==> inputs of run C <==
Design subbytes, start of the top module:
module subbytes#(
    parameter SBOX_WIDTH = 8,
    parameter SBOX_DEPTH = 256,
    parameter DATA_WIDTH = 16
)(
    input clk,
    input reset_n,
    input sbox_valid, 
    input [SBOX_WIDTH-1:0] sbox_out,
    input tvalid,
    input [DATA_WIDTH-1:0] in,       
    output reg valid,
    output reg [DATA_WIDTH-1:0] out       
);
    localparam NUM_BYTES = DATA_WIDTH / 8;
    reg [7:0] index;
    reg sbox_ready;
    reg [7:0] sbox_slice [0:NUM_BYTES-1][0:255];
    integer i;
    genvar g;
    always @(posedge clk or negedge reset_n) begin
        if (!reset_n) begin
            index <= 0;
            sbox_ready <= 0;
        end else if (sbox_valid && !sbox_ready) begin
            index <= index + 1;
            if (index == SBOX_DEPTH - 1) sbox_ready <= 1;
        end
    end
    generate
        for (g = 0; g < NUM_BYTES; g = g + 1) begin : MEM_WRITE
            always @(posedge clk) begin
                if (sbox_valid && !sbox_ready) begin
                    sbox_slice[g][index] <= sbox_out;
                end
            end
        end
    endgenerate
    wire [7:0] ram_read_data [0:NUM_BYTES-1];
    generate
        for (g = 0; g < NUM_BYTES; g = g + 1) begin : MEM_ASYNC_READ
  ...
Settings: LEC_CHECK=0, CAP_MARGIN=20, CORE_MARGIN=2, CORE_UTILIZATION=72, PLACE_DENSITY_LB_ADDON=0.0, SETUP_SLACK_MARGIN=1.01, SLEW_MARGIN=20; clock period 3.39 ns.
run.sh (not shown) runs the stock make flow with config.mk's settings and CLKGATE_MAP_FILE=.
==> run G (differences from run C) <==
--- a/flow/config.mk
+++ b/flow/config.mk
@@ -7,7 +7,6 @@
 export LEC_CHECK = 0
 export CAP_MARGIN = 20
 export CORE_MARGIN = 2
-export CORE_UTILIZATION = 72
-export PLACE_DENSITY_LB_ADDON = 0.0
-export SETUP_SLACK_MARGIN = 1.01
+export CORE_UTILIZATION = 15
+export PLACE_DENSITY = 0.6
 export SLEW_MARGIN = 20
==> flow/constraint.sdc (replaced) <==
create_clock -name core_clock -period 5.84 [get_ports {clk}]
set_input_delay 1.1680 -clock core_clock [delete_from_list [all_inputs] [get_ports {clk}]]
set_output_delay 1.1680 -clock core_clock [all_outputs]
set_load 0.01 [all_outputs]
==> run Y (differences from run C) <==
==> flow/config.mk (replaced) <==
export PLATFORM = sky130hd
export DESIGN_NAME = subbytes
export DESIGN_NICKNAME = subbytes
export VERILOG_FILES = /design/flow/design.v
export SDC_FILE = /design/flow/constraint.sdc
export NUM_CORES = 4
export LEC_CHECK = 0
export ABC_AREA = 1
export CAP_MARGIN = 25
export CELL_PAD_IN_SITES_GLOBAL_PLACEMENT = 0
export CORE_ASPECT_RATIO = 0.8
export CORE_MARGIN = 2
export CORE_UTILIZATION = 72
export CTS_CLUSTER_DIAMETER = 331
export CTS_CLUSTER_SIZE = 14
export GPL_ROUTABILITY_DRIVEN = 0
export GPL_TIMING_DRIVEN = 1
export MAX_ROUTING_LAYER = met5
export MIN_ROUTING_LAYER = met1
export PLACE_DENSITY_LB_ADDON = 0.06
export SETUP_SLACK_MARGIN = 0.45
export SLEW_MARGIN = 35
==> flow/constraint.sdc (replaced) <==
create_clock -name core_clock -period 3.24 [get_ports {clk}]
set_input_delay 0.6480 -clock core_clock [delete_from_list [all_inputs] [get_ports {clk}]]
set_output_delay 0.6480 -clock core_clock [all_outputs]
set_load 0.01 [all_outputs]
==> impl_metrics.ini <==
; physical design summary
[drt]
n_antenna_cell = 20

[yosys]
synthTopLogicFamily = multiplexers
avgSynthCellArea_um2 = 16.9

[finish]
nFillCells = 5788
final-seq-area_mm2 = 0.0622

[die]
initCoreUtil = 0.725

[run_status]
status = no timing/DRC/antenna violations

[placed_design]
dpl.hpwl_um = 233000
place_area_mm2 = 0.107

[final_timing]
post-route-period-util = 0.775

[worst_setup_path]
crit_buf_inv = 5
-- figures above: run C

==> impl_metrics.ini <==
; physical design summary
[yosys]
mux_area_frac = 0
synthTopLogicFamily = simple AND/OR/NAND/NOR gates
async_flop_share = 0.0125

[power]
p_seq_frac = 0.536

[run_status]
status = no timing/DRC/antenna violations

[worst_setup_path]
crit_buf_inv = 4
required_ns = 4.02

[die]
initCoreUtil = 0.723
die_w_um = 430

[finish]
nFillCells = 8904
final-seq-area_mm2 = 0.0622

[drt]
n_antenna_cell = 17

[final_timing]
post-route-period-util = 0.859

[placed_design]
place_area_mm2 = 0.110
dpl.hpwl_um = 237000
-- figures above: run Y

==> impl_metrics.ini <==
; physical design summary
[run_status]
status = no timing/DRC/antenna violations

[drt]
wl_per_cell_um = 23.5

[placed_design]
place_area_mm2 = 0.109

[yosys]
avgSynthCellArea_um2 = 16.9
async_flop_share = 0.0125
synthTopLogicFamily = multiplexers

[finish]
final-seq-area_mm2 = 0.0621
nFillCells = 70199

[die]
initCoreUtil = 0.150

[worst_setup_path]
crit_buf_inv = 3
-- figures above: run G


* * *

==> run a: inputs <==
==> flow/design.v <==
module subbytes#(
    parameter SBOX_WIDTH = 8,
    parameter SBOX_DEPTH = 256,
    parameter DATA_WIDTH = 16
)(
    input clk,
    input reset_n,
    input sbox_valid, 
    input [SBOX_WIDTH-1:0] sbox_out,
    input tvalid,
    input [DATA_WIDTH-1:0] in,       
    output reg valid,
    output reg [DATA_WIDTH-1:0] out       
);
    localparam NUM_BYTES = DATA_WIDTH / 8;
    reg [7:0] index;
    reg sbox_ready;
    reg [7:0] sbox_slice [0:NUM_BYTES-1][0:255];
    integer i;
    genvar g;
    always @(posedge clk or negedge reset_n) begin
        if (!reset_n) begin
            index <= 0;
            sbox_ready <= 0;
        end else if (sbox_valid && !sbox_ready) begin
            index <= index + 1;
            if (index == SBOX_DEPTH - 1) sbox_ready <= 1;
        end
    end
    generate
        for (g = 0; g < NUM_BYTES; g = g + 1) begin : MEM_WRITE
            always @(posedge clk) begin
                if (sbox_valid && !sbox_ready) begin
                    sbox_slice[g][index] <= sbox_out;
                end
            end
        end
    endgenerate
    wire [7:0] ram_read_data [0:NUM_BYTES-1];
    generate
        for (g = 0; g < NUM_BYTES; g = g + 1) begin : MEM_ASYNC_READ
            assign ram_read_data[g] = sbox_slice[g][in[g*8 +: 8]];
        end
    endgenerate
    always @(posedge clk or negedge reset_n) begin
        if (!reset_n) begin
            valid <= 0;
            out <= 0;
        end else begin
            if (tvalid && sbox_ready) valid <= 1;
            else valid <= 0;
            if (tvalid && sbox_ready) begin
                for (i = 0; i < NUM_BYTES; i = i + 1) begin
                    out[i*8 +: 8] <= ram_read_data[i];
                end
            end
        end
    end
endmodule
==> flow/run.sh <==
#!/bin/bash
# the make line also repeats each setting of config.mk as NAME=value (left out here)
make -C /OpenROAD-flow-scripts/flow DESIGN_CONFIG=/design/flow/config.mk WORK_HOME=/design/flow/orfs CLKGATE_MAP_FILE= finish
==> flow/config.mk <==
export PLATFORM = sky130hd
export DESIGN_NAME = subbytes
export DESIGN_NICKNAME = subbytes
export VERILOG_FILES = /design/flow/design.v
export SDC_FILE = /design/flow/constraint.sdc
export NUM_CORES = 4
export LEC_CHECK = 0
export CAP_MARGIN = 20
export CORE_MARGIN = 2
export CORE_UTILIZATION = 70
export SETUP_SLACK_MARGIN = 1.01
export SLEW_MARGIN = 20
==> flow/constraint.sdc <==
create_clock -name core_clock -period 3.61 [get_ports {clk}]
set_input_delay 0.7220 -clock core_clock [delete_from_list [all_inputs] [get_ports {clk}]]
set_output_delay 0.7220 -clock core_clock [all_outputs]
set_load 0.01 [all_outputs]
==> run b: changes against run a <==
==> flow/config.mk (replaced) <==
export PLATFORM = sky130hd
export DESIGN_NAME = subbytes
export DESIGN_NICKNAME = subbytes
export VERILOG_FILES = /design/flow/design.v
export SDC_FILE = /design/flow/constraint.sdc
export NUM_CORES = 4
export LEC_CHECK = 0
export CAP_MARGIN = 25
export CELL_PAD_IN_SITES_GLOBAL_PLACEMENT = 0
export CORE_ASPECT_RATIO = 0.8
export CORE_MARGIN = 2
export CORE_UTILIZATION = 72
export CTS_CLUSTER_SIZE = 14
export GPL_TIMING_DRIVEN = 1
export MAX_ROUTING_LAYER = met5
export MIN_ROUTING_LAYER = met1
export PLACE_DENSITY_LB_ADDON = 0.06
export SETUP_SLACK_MARGIN = 0.45
export SLEW_MARGIN = 35
==> flow/constraint.sdc (replaced) <==
create_clock -name core_clock -period 3.24 [get_ports {clk}]
set_input_delay 0.6480 -clock core_clock [delete_from_list [all_inputs] [get_ports {clk}]]
set_output_delay 0.6480 -clock core_clock [all_outputs]
set_load 0.01 [all_outputs]
==> job_summary.md <==
### Flow metrics

| Metric | Value |
|---|---|
| Comb gates | `3,244` |
| Status | `complete, no violations` |
| Cycle use final | `0.920` |
| Pint | `44.7 mW` |
| Fillers | `between 6,000 and 7,000` |
| Met3 routed WL | `~64,000 um` |
That was run b.
==> job_summary.md <==
### Flow metrics

| Metric | Value |
|---|---|
| Met3 routed WL | `57,100 um` |
| Fillers | `6,865` |
| Pint | `a little over 40 mW` |
| Comb gates | `3,245` |
| Total power | `55.0 mW` |
| Status | `complete, no violations` |
| Cycle use final | `0.790` |
That was run a.

* * *

==> job 4868: inputs <==
// subbytes: RTL as listed in full above, without the edits since
clock: 4.13 ns
lec_check: 0
cap_margin: 20
core_margin: 2
core_utilization: 61
place_density: 0.6
slew_margin: 20
==> job 9757 (differences from job 4868) <==
Settings changed: CORE_UTILIZATION 61 to 45.
==> flow/constraint.sdc (replaced) <==
create_clock -name core_clock -period 5.84 [get_ports {clk}]
set_input_delay 1.1680 -clock core_clock [delete_from_list [all_inputs] [get_ports {clk}]]
set_output_delay 1.1680 -clock core_clock [all_outputs]
set_load 0.01 [all_outputs]
==> summary.json <==
{
  "run_status": "finished clean",
  "achievable-frequency_mhz": 232,
  "placeableCoreArea_um2": 217000,
  "num-nonclk-buffers": 416,
  "seq-cell-share_pct": 56.7,
  "power.share.combinational_pct": 10.4,
  "power.net_switching_mw": 8.60,
  "logic_area_um2": 33000,
  "timing.final.ws_setup_ps": 1530,
  "tally_of_non_filler_cells_in_the_final_layout": 9010,
  "clockNetworkAreaShare_pct": 6.44
}
The numbers above come from job 9757.

==> summary.json <==
{
  "count_of_antenna_diodes_in_the_layout": 10,
  "run_status": "finished clean",
  "tally_of_non_filler_cells_in_the_final_layout": 8683,
  "logic_area_um2": 32900,
  "placeableCoreArea_um2": 160000,
  "clockNetworkAreaShare_pct": 5.82,
  "num-nonclk-buffers": 809,
  "power.net_switching_mw": 11.8,
  "ffs_latches": 2074,
  "syn-instance-count": 5796,
  "seq-cell-share_pct": 55.7,
  "place.detailed.instances": 8298,
  "achievable-frequency_mhz": 279,
  "vias_in_the_first_global_route": 61700,
  "timing.final.ws_setup_ps": 551
}
The numbers above come from job 4868.

Power and IR drop assume default switching activity.
